run 1:
Design alpacacorn, start of the top module:
module alpacacorn #(
	parameter ADR_WIDTH = 6,
	parameter DATA_WIDTH = 8
)(
	input wire clk_i,
	input wire rst_i,
	input wire [DATA_WIDTH-1:0] data_i,
	output wire [DATA_WIDTH-1:0] data_o,
	output wire [ADR_WIDTH-1:0] adr_o,
	output wire we_o
);
Size: roughly 230 cells after synthesis, roughly 41 flip-flops, roughly 25 I/O pins.
==> flow/config.mk <==
export PLATFORM = sky130hd
export DESIGN_NAME = alpacacorn
export DESIGN_NICKNAME = alpacacorn
export VERILOG_FILES = /design/flow/design.v
export SDC_FILE = /design/flow/constraint.sdc
export NUM_CORES = 4
export LEC_CHECK = 0
export ABC_AREA = 0
export CAP_MARGIN = 40
export CELL_PAD_IN_SITES_DETAIL_PLACEMENT = 2
export CORE_ASPECT_RATIO = 0.68
export CORE_MARGIN = 7
export CORE_UTILIZATION = 27
export CTS_CLUSTER_DIAMETER = 291
export GPL_ROUTABILITY_DRIVEN = 1
export GPL_TIMING_DRIVEN = 0
export MAX_ROUTING_LAYER = met4
export PLACE_DENSITY = 0.85
export SETUP_SLACK_MARGIN = 0.55
export SLEW_MARGIN = 20
==> flow/constraint.sdc <==
create_clock -name core_clock -period 2.24 [get_ports {clk_i}]
set_input_delay 0.4480 -clock core_clock [delete_from_list [all_inputs] [get_ports {clk_i}]]
set_output_delay 0.4480 -clock core_clock [all_outputs]
set_load 0.01 [all_outputs]
run.sh (not shown) runs the stock make flow with config.mk's settings and CLKGATE_MAP_FILE=.
Setup changes, run 1 to run 2
Settings: clearing GPL_TIMING_DRIVEN, which used to be 0; clearing CELL_PAD_IN_SITES_DETAIL_PLACEMENT, which used to be 2; clearing GPL_ROUTABILITY_DRIVEN, which used to be 1; clearing SETUP_SLACK_MARGIN, which used to be 0.55; swapping 27 for 68 in CORE_UTILIZATION; swapping 40 for 20 in CAP_MARGIN; clearing CORE_ASPECT_RATIO, which used to be 0.68; swapping 7 for 2 in CORE_MARGIN; clearing PLACE_DENSITY, which used to be 0.85; clearing CTS_CLUSTER_DIAMETER, which used to be 291; clearing MAX_ROUTING_LAYER, which used to be met4; clearing ABC_AREA, which used to be 0; swapping 2.24 for 1.24 in the clock period (ns, I/O delays scaled along).
## What came out
Run 1 ended with every stage complete and zero timing, DRC or antenna violations. No final results exist for run 2, since it was stopped by error DPL-0038 during clock tree synthesis (4_1_cts). Diff run 1 and run 2: standard cell area after detailed placement higher in run 2. Looking at core utilization before placement, run 2 sits 44 points above run 1. Pre-CTS setup slack deteriorates in run 2 relative to run 1. Run 2 vs. run 1: placeable core region went down by about 60%. Measured against each other, run 1 and run 2 differ in HPWL reported at the end of detailed placement, the higher figure coming from run 1. In the reports for run 1 and run 2, the larger die area belongs to run 1. Post-synthesis cell area: run 2 vs run 1 identical. Re vertical extent of the die: run 1 and run 2 aren't equal, and the lower value belongs to run 2.
--- input diff run 2..run 3 ---
Settings: changing CORE_UTILIZATION from 68 to 40; changing the clock period (ns, I/O delays scaled along) from 1.24 to 3.71.
[summary]
- Run 3: no failed stages, no open violations at the end
- On synthesized cell count, run 3 and run 2 are neck and neck.
- In run 3 the cell area after placement turned out 14% lower than in run 2.
- In the metrics for run 3 and run 2, the one carrying the lower core utilization at floorplan is run 3.
- Of run 3 and run 2, it is run 3 that has the lower placed wire-length estimate.
- Per the comparison of run 3 with run 2, total placed cells including tap cells shows a reduction of 2.8%, synthesized area was more or less identical, area fraction in full adders, half adders and majority gates held.
- Minimum setup slack after placement was lower in the run labelled run 2.
- Total die size deteriorates in run 3 relative to run 2.
- Run 3 vs run 2, final RePlAce weighted congestion went down by about 18%.
- Run 3: floorplan die width higher than run 2
What run 4 does differently from run 3 at the input level:
Settings: setting CTS_CLUSTER_SIZE to 98 for the first time; changing CORE_UTILIZATION from 40 to 72; setting CTS_CLUSTER_DIAMETER to 360 for the first time; setting SETUP_SLACK_MARGIN to 0.16 for the first time; setting ABC_AREA to 1 for the first time; changing the clock period (ns, I/O delays scaled along) from 3.71 to 0.543.
[summary]
In the summary table, run 4 is marked failed, with error DPL-0038 raised in detailed placement (3_5_place_dp). Per the comparison of run 4 with run 3, die width -23%; mux contribution to synthesized area -7.9 points; placeable core area -about 40%; register share after synthesis -1.7 points. In run 4 relative to run 3, die height had gone down by more than 10%. Run 4 -> run 3: proportion of synthesized flip-flops having asynchronous set or reset delta 0, exact match. Diff run 3 -> run 4: number of cell instances after yosys synthesis went up, basic-gate share of the synthesized area counting and, or, nand and nor cells picked up an extra 1.5 points, area after synthesis higher, area of the die decreased 40%.
[inputs] run 5 vs run 4
Settings: GPL_TIMING_DRIVEN newly set to 0; ABC_AREA removed (was 1); CTS_CLUSTER_SIZE removed (was 98); SETUP_SLACK_MARGIN removed (was 0.16); MAX_ROUTING_LAYER newly set to met4; CTS_CLUSTER_DIAMETER changed from 360 to 376; CORE_UTILIZATION changed from 72 to 40; the clock period (ns, I/O delays scaled along) changed from 0.543 to 2.5.
[summary]
Across run 4 and run 5, a clean result was obtained everywhere but in run 4.
Run 4: aborted in detailed placement (3_5_place_dp) (tool error)
Delta (run 5 minus run 4): global placement routability congestion fell 0.10, synthesized area fell about 4%, synthesized chip area reported by yosys fell about 4%.
Inputs modified between run 5 and run 6:
Settings: a change of CORE_UTILIZATION from 40 to 21; a deleted CTS_CLUSTER_DIAMETER that had been 376; a deleted MAX_ROUTING_LAYER that had been met4; a deleted GPL_TIMING_DRIVEN that had been 0; a change of the clock period (ns, I/O delays scaled along) from 2.5 to 2.17.
Notes after the runs:
Summary of run 6 over run 5: number of synthesized register bits barely changed, area fraction in and, or, nand and nor cells after synthesis roughly the same, count of cell types in the netlist shows no meaningful change, power share of the sequential group climbed 0.9 points, routed wire length on met2 rose 13%. Summary: overall power after layout, run 6 worse than run 5. Run 6: full flow OK, the timing, design-rule and antenna checks passed. Looking at the reports, run 5 completed the entire flow and the layout it produced met the timing, design-rule and antenna checks.

---

ember:
alpacacorn again, from the RTL that the note above started with.
clock: 0.543 ns
lec_check: 0
abc_area: 1
cap_margin: 0
core_aspect_ratio: 0.72
core_margin: 2
core_utilization: 72
cts_cluster_diameter: 360
cts_cluster_size: 15
hold_slack_margin: 0.3
place_density_lb_addon: 0.13
setup_slack_margin: 0.16
slew_margin: 20
Status(ember) = ERROR, stage = 3_3_place_gp
[inputs] harbor vs ember
==> flow/config.mk <==
export PLATFORM = sky130hd
export DESIGN_NAME = alpacacorn
export DESIGN_NICKNAME = alpacacorn
export VERILOG_FILES = /design/flow/design.v
export SDC_FILE = /design/flow/constraint.sdc
export NUM_CORES = 4
export LEC_CHECK = 0
export CAP_MARGIN = 20
export CORE_MARGIN = 2
export CORE_UTILIZATION = 58
export SETUP_SLACK_MARGIN = 0.37
export SLEW_MARGIN = 20
==> flow/constraint.sdc <==
create_clock -name core_clock -period 1.2 [get_ports {clk_i}]
set_input_delay 0.2400 -clock core_clock [delete_from_list [all_inputs] [get_ports {clk_i}]]
set_output_delay 0.2400 -clock core_clock [all_outputs]
set_load 0.01 [all_outputs]
[summary]
What ember reported for per-instance average area after synthesis has to be multiplied by 1.17 to get the figure for harbor. The area of the placeable core in ember is 0.828 times that in harbor. Between harbor and ember, the async set-or-reset flop fraction in the synthesized netlist does not differ in any meaningful way. Comparing harbor and ember, the higher post-synthesis share of cell area spent on and-or and or-and gates was measured on ember. Comparing synthesized instance count for harbor and ember, the bigger number came from ember. In harbor relative to ember, number of different library cells in the post-synthesis netlist had gone down by a few percent. Comparing harbor and ember, the lower summed standard-cell area reported by yosys is on harbor. harbor did not make it past 5_1_grt, where a tool error ended it. Summary: with ember as the reference, die width in harbor moved down by a few percent. harbor: area share of and/or/nand/nor cells after synthesis 1.5 points below ember. The post-synthesis instance area number comes out higher for ember vs harbor. Compared with ember, harbor shows a higher overall die height.
Inputs modified between harbor and nickel:
-- flow/config.mk --
<<< harbor, line 9
>>> nickel, line 9
export CORE_ASPECT_RATIO = 1.99
<<< harbor, line 10
export CORE_UTILIZATION = 58
export SETUP_SLACK_MARGIN = 0.37
>>> nickel, line 11
export CORE_UTILIZATION = 40
export CTS_CLUSTER_DIAMETER = 110
export CTS_CLUSTER_SIZE = 100
export HOLD_SLACK_MARGIN = -0.09
==> flow/constraint.sdc <==
create_clock -name core_clock -period 2.5 [get_ports {clk_i}]
set_input_delay 0.5000 -clock core_clock [delete_from_list [all_inputs] [get_ports {clk_i}]]
set_output_delay 0.5000 -clock core_clock [all_outputs]
set_load 0.01 [all_outputs]
--- outcome ---
nickel completed; timing, DRC and antenna clean. Placed wire-length estimate (nickel vs. harbor) decreases by more than 10%. Looking at nickel and harbor, the area of the mapped netlist is a wash. Diff harbor -> nickel: pre-CTS setup slack moved up, number of cell rows moved up.
## Diff of input files: maple against nickel
-- flow/config.mk --
<<< nickel, line 9
export CORE_ASPECT_RATIO = 1.99
>>> maple, line 9
<<< nickel, line 12
export CTS_CLUSTER_DIAMETER = 110
export CTS_CLUSTER_SIZE = 100
export HOLD_SLACK_MARGIN = -0.09
>>> maple, line 11
Results
- Changes observed in maple relative to nickel: flop share of the area moved down, number of placed instances with taps included moved up, maximum number of pins on one net before global-route repair moved up, count of different cell masters after synthesis level, sequential power level.
- Compare nickel and maple | fmax higher: maple
- Part of the total power dissipated in the clock network up 2.0 points in maple wrt nickel
- nickel and maple ended up with nearly the same chip area line of the yosys report.
- met2 global-route usage for maple: 8.6 points down relative to nickel

---

tundra:
Starting RTL as in the previous note.
Settings: LEC_CHECK=0, CAP_MARGIN=20, CORE_MARGIN=2, CORE_UTILIZATION=68, SLEW_MARGIN=20; clock period 1.25 ns.
tundra did not finish: a tool error stopped it during 4_1_cts.
Changes in indigo relative to tundra:
- swapping 68 for 22 in CORE_UTILIZATION
- swapping 1.25 for 2.69 in the clock period (ns, I/O delays scaled along)
==> comparison <==
Between indigo and tundra, the post-synthesis share of cell area spent on and-or and or-and gates does not differ in any meaningful way. indigo completed end to end with timing, DRC and antenna clean. From tundra to indigo the numbers moved as follows: fraction of the core area occupied by cells at floorplan lower; final weighted congestion of routability-driven global placement lower; half-perimeter wire length after placement lower. tundra -> indigo: async set or reset register ratio after synthesis delta 0, exact match. Summary of indigo over tundra: placed instance count increased 11%, die size rose by about 200%, portion of netlist area occupied by mux cells level.
Power figures rest on the tool's default switching activity, not on a simulated workload.
